Design apb_wrapper, start of the top module:
module apb_wrapper#(parameter addr_width = 5, data_width = 16)(
    input bit pclk,                   
    input bit preset_n,               
    input logic transfer,  
    input logic [addr_width - 1 : 0] apb_paddr,  
    input logic [data_width - 1 : 0] apb_pwdata,  
    input logic apb_control ,         
    output logic [data_width - 1 : 0] apb_spwdata,   
    output logic [data_width - 1 : 0] apb_prdata  
    );
    logic [addr_width-1:0] paddr;
    logic pselx;
    bit penable;
    logic pwrite;
    logic [data_width-1:0] pwdata;
    logic [data_width/8-1:0] pstrb; 
    logic                    pready;
    logic [data_width -1:0]  prdata;
    apb_master #(.addr_width(addr_width), .data_width(data_width)) DUT (
        .pclk(pclk),
        .preset_n(preset_n),
        .pready(pready),
        .transfer(transfer),
        .prdata(prdata),
        .apb_paddr(apb_paddr),
        .apb_pwdata(apb_pwdata),
        .apb_control(apb_control),
        .paddr(paddr),
        .pselx(pselx),
        .penable(penable),
        .pwrite(pwrite),
        .pwdata(pwdata),
        .pstrb(pstrb),
        .apb_prdata(apb_prdata)
    );
     apb_slave #(
        .addr_width(addr_width),
        .data_width(data_width)
    ) dut (
        .pclk       (pclk),
        .preset_n   (preset_n),
        .pselx      (pselx),
        .penable    (penable),
        .pwrite     (pwrite),
        .paddr      (paddr),
        .pwdata     (pwdata),
        .apb_spwdata(apb_spwdata),
        .prdata     (prdata),
        .pready     (pready)
    );
endmodule
export LEC_CHECK = 0
export CAP_MARGIN = 20
export CORE_MARGIN = 2
export CORE_UTILIZATION = 70
export PLACE_DENSITY = 0.35
export SETUP_SLACK_MARGIN = 0.82
export SLEW_MARGIN = 20
create_clock -name core_clock -period 2.75 [get_ports {pclk}]
run.sh (not shown) runs the stock make flow with config.mk's settings and CLKGATE_MAP_FILE=.
The starting point reached the layout checks and failed them: setup timing.
Rerun with:
--- a/flow/config.mk
+++ b/flow/config.mk
@@ -9,5 +9,3 @@
 export CORE_MARGIN = 2
 export CORE_UTILIZATION = 70
-export PLACE_DENSITY = 0.35
-export SETUP_SLACK_MARGIN = 0.82
 export SLEW_MARGIN = 20
==> flow/constraint.sdc (replaced) <==
create_clock -name core_clock -period 4.15 [get_ports {pclk}]
set_input_delay 0.8300 -clock core_clock [delete_from_list [all_inputs] [get_ports {pclk}]]
set_output_delay 0.8300 -clock core_clock [all_outputs]
set_load 0.01 [all_outputs]
After rerunning: The new run passed the timing, design-rule and antenna checks. Global-route usage drops by 12 points. Combinational power drops by about 60%. Utilization drops by 13 points. Wire length drops by 40%. Final cell count drops by 8.9%. Via count drops by 25%. Sequential share of layout area climbs by 9.2 points.
Rerun with:
--- a/flow/config.mk
+++ b/flow/config.mk
@@ -8,4 +8,4 @@
 export CAP_MARGIN = 20
 export CORE_MARGIN = 2
-export CORE_UTILIZATION = 70
+export CORE_UTILIZATION = 52
 export SLEW_MARGIN = 20
==> flow/constraint.sdc (replaced) <==
create_clock -name core_clock -period 4.09 [get_ports {pclk}]
set_input_delay 0.8180 -clock core_clock [delete_from_list [all_inputs] [get_ports {pclk}]]
set_output_delay 0.8180 -clock core_clock [all_outputs]
set_load 0.01 [all_outputs]
Effect:
- clock skew increases by 13 ps
- power increases by about 4%
- register-to-register slack is better by 40 ps
- wire length increases by 4.4%
- design area increases by 1.3%
- die size increases by about 34%
- clock-buffer cell count decreases by 3
- global-route usage decreases by 8.1 points
Rerun with:
--- a/flow/config.mk
+++ b/flow/config.mk
@@ -8,4 +8,5 @@
 export CAP_MARGIN = 20
 export CORE_MARGIN = 2
-export CORE_UTILIZATION = 52
+export CORE_UTILIZATION = 70
+export SETUP_SLACK_MARGIN = 0.83
 export SLEW_MARGIN = 20
==> flow/constraint.sdc (replaced) <==
create_clock -name core_clock -period 3.1 [get_ports {pclk}]
set_input_delay 0.6200 -clock core_clock [delete_from_list [all_inputs] [get_ports {pclk}]]
set_output_delay 0.6200 -clock core_clock [all_outputs]
set_load 0.01 [all_outputs]
What happened:
- critical path depth shrinks by 1
- global-route usage came out higher by 12 points
- die area falls by 25%
- setup slack is worse by 420 ps
- synthesized cell count stays the same
- clock-buffer cell count is lower by 3
- clock skew came out lower by 12 ps
Rerun with:
--- a/flow/config.mk
+++ b/flow/config.mk
@@ -8,5 +8,4 @@
 export CAP_MARGIN = 20
 export CORE_MARGIN = 2
-export CORE_UTILIZATION = 70
-export SETUP_SLACK_MARGIN = 0.83
+export CORE_UTILIZATION = 44
 export SLEW_MARGIN = 20
==> flow/constraint.sdc (replaced) <==
create_clock -name core_clock -period 3.86 [get_ports {pclk}]
set_input_delay 0.7720 -clock core_clock [delete_from_list [all_inputs] [get_ports {pclk}]]
set_output_delay 0.7720 -clock core_clock [all_outputs]
set_load 0.01 [all_outputs]
=>
- The changed run finished with timing, DRC and antenna clean
- combinational power shrinks by a quarter to a third
- via count shrinks by a little under a tenth
- cell area shrinks by a few percent
- routed wire length shrinks by a few percent
- cell count grows by a little under a tenth
- non-clock buffer count shrinks by 73
Rerun with:
--- a/flow/config.mk
+++ b/flow/config.mk
@@ -6,6 +6,7 @@
 export NUM_CORES = 4
 export LEC_CHECK = 0
+export ABC_AREA = 1
 export CAP_MARGIN = 20
 export CORE_MARGIN = 2
-export CORE_UTILIZATION = 44
+export CORE_UTILIZATION = 62
 export SLEW_MARGIN = 20
==> flow/constraint.sdc (replaced) <==
create_clock -name core_clock -period 2.97 [get_ports {pclk}]
set_input_delay 0.5940 -clock core_clock [delete_from_list [all_inputs] [get_ports {pclk}]]
set_output_delay 0.5940 -clock core_clock [all_outputs]
set_load 0.01 [all_outputs]
After rerunning:
- final cell count increases by about 40%
- die size decreases by 21%
- worst setup slack loses 500 ps
- area after synthesis increases by 10%
- final area increases by 8.6%
- first-iteration DRC count increases by 21%
- global-route usage increases by 10 points
- via count increases by about 30%
- maximum frequency increases by 15%

========
The RTL this note starts from:
==> flow/design.v <==
`timescale 1ns / 1ps
module apb_master#(parameter addr_width =5 , data_width = 16) (
    input bit pclk,                   
    input bit preset_n,               
    input logic pready,               
    input logic transfer,             
    input logic [data_width - 1 : 0] prdata,  
    input logic [addr_width - 1 : 0] apb_paddr,  
    input logic [data_width - 1 : 0] apb_pwdata,  
    input logic apb_control,          
    output logic [addr_width - 1 : 0] paddr,  
    output logic pselx,               
    output bit penable,               
    output logic pwrite,              
    output logic [data_width - 1 : 0] pwdata,  
    output logic [data_width / 8 - 1 : 0] pstrb,  
    output logic [data_width - 1 : 0] apb_prdata  
);
localparam logic [2:0] idle   = 3'b001;  
localparam logic [2:0] setup  = 3'b010;  
localparam logic [2:0] access = 3'b100;  
logic [2:0] present_state, next_state;   
logic [data_width - 1 : 0] temp_apb_prdata;
always_ff @(posedge pclk, negedge preset_n) begin
    if (!preset_n)
        present_state <= idle;       
    else
        present_state <= next_state;  
end
always_comb begin
    case (present_state)
        idle: begin
            if (transfer) begin
                next_state = setup;
            end else begin
                next_state = idle;
            end
        end
        setup: begin
            if (transfer) begin 
                next_state = access;
            end else begin
                next_state = idle;
            end
        end
        access: begin
            if (pready == 'b1) begin
                next_state = idle;
            end else begin
                next_state = access;  
            end
        end
        default: next_state = idle;   
    endcase
end
always_comb begin
    case (present_state)
        idle: begin
            pselx   = 'b0;   
            penable = 'b0;   
        end
        setup: begin
            pselx   = 'b1;   
            penable = 'b0;   
        end
        access: begin
            pselx   = 'b1;   
            penable = 'b1;   
        end
        default: begin
            pselx   = 'b0;
            penable = 'b0;
        end
    endcase
end           
always_comb begin
    if ((present_state == setup) || (present_state == access)) begin
        paddr = apb_paddr;  
        if (apb_control) begin  
            pwdata = apb_pwdata;
        end else begin  
            pwdata = 'b0;
        end
    end else begin  
        paddr = 'b0;
        pwdata = 'b0;
    end
end
always_ff @(posedge pclk, negedge preset_n) begin
    if (!preset_n) begin
        temp_apb_prdata <= '0;
    end else if (pready && !apb_control) begin
        temp_apb_prdata <= prdata;
    end
end
always_comb begin
    if (pwrite && pselx && penable) begin
        pstrb = {data_width / 8 {1'b1}};
    end else begin
        pstrb = 'b0;  
    end
end
assign pwrite = apb_control;
assign apb_prdata=temp_apb_prdata;
endmodule
`timescale 1ns / 1ps
module apb_slave#(
    parameter addr_width = 5,
    parameter data_width = 16
)(
    input  logic pclk,
    input  logic preset_n,
    input  logic pselx,
    input  logic penable,
    input  logic pwrite,
    input  logic [addr_width - 1 : 0] paddr,
    input  logic [data_width - 1 : 0] pwdata,
    output logic [data_width - 1 : 0] apb_spwdata,
    output logic [data_width - 1 : 0] prdata,
    output logic pready
);
    logic [data_width-1:0] mem [0:2**addr_width]; 
    typedef enum logic [1:0] {
        IDLE = 2'b00,
        SETUP = 2'b01,
        ACCESS = 2'b10
    } state_t;
    state_t present_state, next_state;
    always_ff @(posedge pclk or negedge preset_n) begin
        if (!preset_n)
            present_state <= IDLE;
        else
            present_state <= next_state;
    end 
    always_comb begin
        case (present_state)
            IDLE: begin
                if (pselx && !penable)  
                    next_state = SETUP;
                else
                    next_state = IDLE;
            end
            SETUP: begin
                if (pselx && penable)  
                    next_state = ACCESS;
                else
                    next_state = IDLE;
            end
            ACCESS: begin
                if (!pselx)  
                    next_state = IDLE;
                else
                    next_state = SETUP;  
            end
            default: next_state = IDLE;
        endcase
    end
    always_ff @(posedge pclk or negedge preset_n) begin
        if (!preset_n)
            pready <= 1'b0;
        else if (present_state == ACCESS)
            pready <= 1'b1;
        else
            pready <= 1'b0;
    end
    always_ff @(posedge pclk) begin
       if (pready && pwrite) begin
            mem[paddr] <= pwdata;
            apb_spwdata <= pwdata;
        end
    end
    always_ff @(posedge pclk) begin
        if (pready && !pwrite)
            prdata <= mem[paddr];
    end
endmodule
`timescale 1ns / 1ps
module apb_wrapper#(parameter addr_width = 5, data_width = 16)(
    input bit pclk,                   
    input bit preset_n,               
    input logic transfer,  
    input logic [addr_width - 1 : 0] apb_paddr,  
    input logic [data_width - 1 : 0] apb_pwdata,  
    input logic apb_control ,         
    output logic [data_width - 1 : 0] apb_spwdata,   
    output logic [data_width - 1 : 0] apb_prdata  
    );
    logic [addr_width-1:0] paddr;
    logic pselx;
    bit penable;
    logic pwrite;
    logic [data_width-1:0] pwdata;
    logic [data_width/8-1:0] pstrb; 
    logic                    pready;
    logic [data_width -1:0]  prdata;
    apb_master #(.addr_width(addr_width), .data_width(data_width)) DUT (
        .pclk(pclk),
        .preset_n(preset_n),
        .pready(pready),
        .transfer(transfer),
        .prdata(prdata),
        .apb_paddr(apb_paddr),
        .apb_pwdata(apb_pwdata),
        .apb_control(apb_control),
        .paddr(paddr),
        .pselx(pselx),
        .penable(penable),
        .pwrite(pwrite),
        .pwdata(pwdata),
        .pstrb(pstrb),
        .apb_prdata(apb_prdata)
    );
     apb_slave #(
        .addr_width(addr_width),
        .data_width(data_width)
    ) dut (
        .pclk       (pclk),
        .preset_n   (preset_n),
        .pselx      (pselx),
        .penable    (penable),
        .pwrite     (pwrite),
        .paddr      (paddr),
        .pwdata     (pwdata),
        .apb_spwdata(apb_spwdata),
        .prdata     (prdata),
        .pready     (pready)
    );
endmodule
clock: 2.19 ns
lec_check: 0
abc_area: 1
cap_margin: 0
core_margin: 2
core_utilization: 72
cts_cluster_diameter: 190
cts_cluster_size: 14
slew_margin: 20
The starting point produced a layout that fails on setup timing.
Edit:
Settings changed: ABC_AREA 1 to default, CAP_MARGIN 0 to 20, CORE_UTILIZATION 72 to 40, CTS_CLUSTER_DIAMETER 190 to default, CTS_CLUSTER_SIZE 14 to default.
Clock period 2.19 ns to 4.09 ns, I/O delays scaled along.
After rerunning:
- This time the run went through all stages and came out clean
- via count falls by about 30%
- total power falls by 43%
- clock skew falls by 18 ps
- cell count falls by 25%
- wire length falls by 14%
- synthesized cell count falls by 43%
- core utilization falls by 40 points
- worst setup slack improves by 1100 ps
Edit:
Settings changed: ABC_AREA from default to 1, MIN_ROUTING_LAYER from default to met2, TNS_END_PERCENT from default to 95.
Clock period 4.09 ns to 5.0 ns, I/O delays scaled along.
=> The new run went through all stages and came out clean; hold slack is better by 160 ps; setup slack is better by 140 ps; sequential power fell by 18%; synthesized area rose by 10%; via count rose by 74%; design area rose by 7.6%; first-iteration DRC count rose to 2.6 times its value; routed wire length rose by 19%; sequential share of layout area fell by 4.7 points; total power fell by 16%; global-route usage rose by 13 points.
Edit:
Settings changed: ABC_AREA 1 to default, CORE_UTILIZATION 40 to 66, MIN_ROUTING_LAYER met2 to default, TNS_END_PERCENT 95 to default.
Clock period 5.0 ns to 2.45 ns, I/O delays scaled along.
Outcome: With this change the flow produced a layout that fails on setup timing. Area after synthesis shrinks by 9.5%. Register-to-register slack got worse by 1800 ps. Count of clock-buffer cells in the layout shrinks by 5. Power grows by 94%. Die area shrinks by 45%.
Edit:
Settings changed: CORE_UTILIZATION 66 to 40, SETUP_SLACK_MARGIN from default to -0.35.
Clock period 2.45 ns to 3.86 ns, I/O delays scaled along.
Result:
- With this change the flow completed without violations
- register-to-register slack improves by 1300 ps
- design area decreases by a few percent
- total power decreases by a quarter to a third
- wire length decreases by a few percent
Edit:
Settings changed: ABC_AREA from default to 1, CORE_UTILIZATION 40 to 70, SETUP_SLACK_MARGIN -0.35 to default.
Clock period 3.86 ns to 2.28 ns, I/O delays scaled along.
The changed run finished but fails on setup timing. Clock-buffer cell count drops by 6. Routed wire length climbs by about a fifth. Hold slack gains 71 ps. Design area climbs by about a fifth. Total power climbs by well over a third. Sequential power climbs by well over a third. Non-clock buffer count climbs by 95. Worst setup slack loses 930 ps. First-iteration DRC count climbs by well over a third. Die size drops by well over a third.
Power and IR drop assume default switching activity.
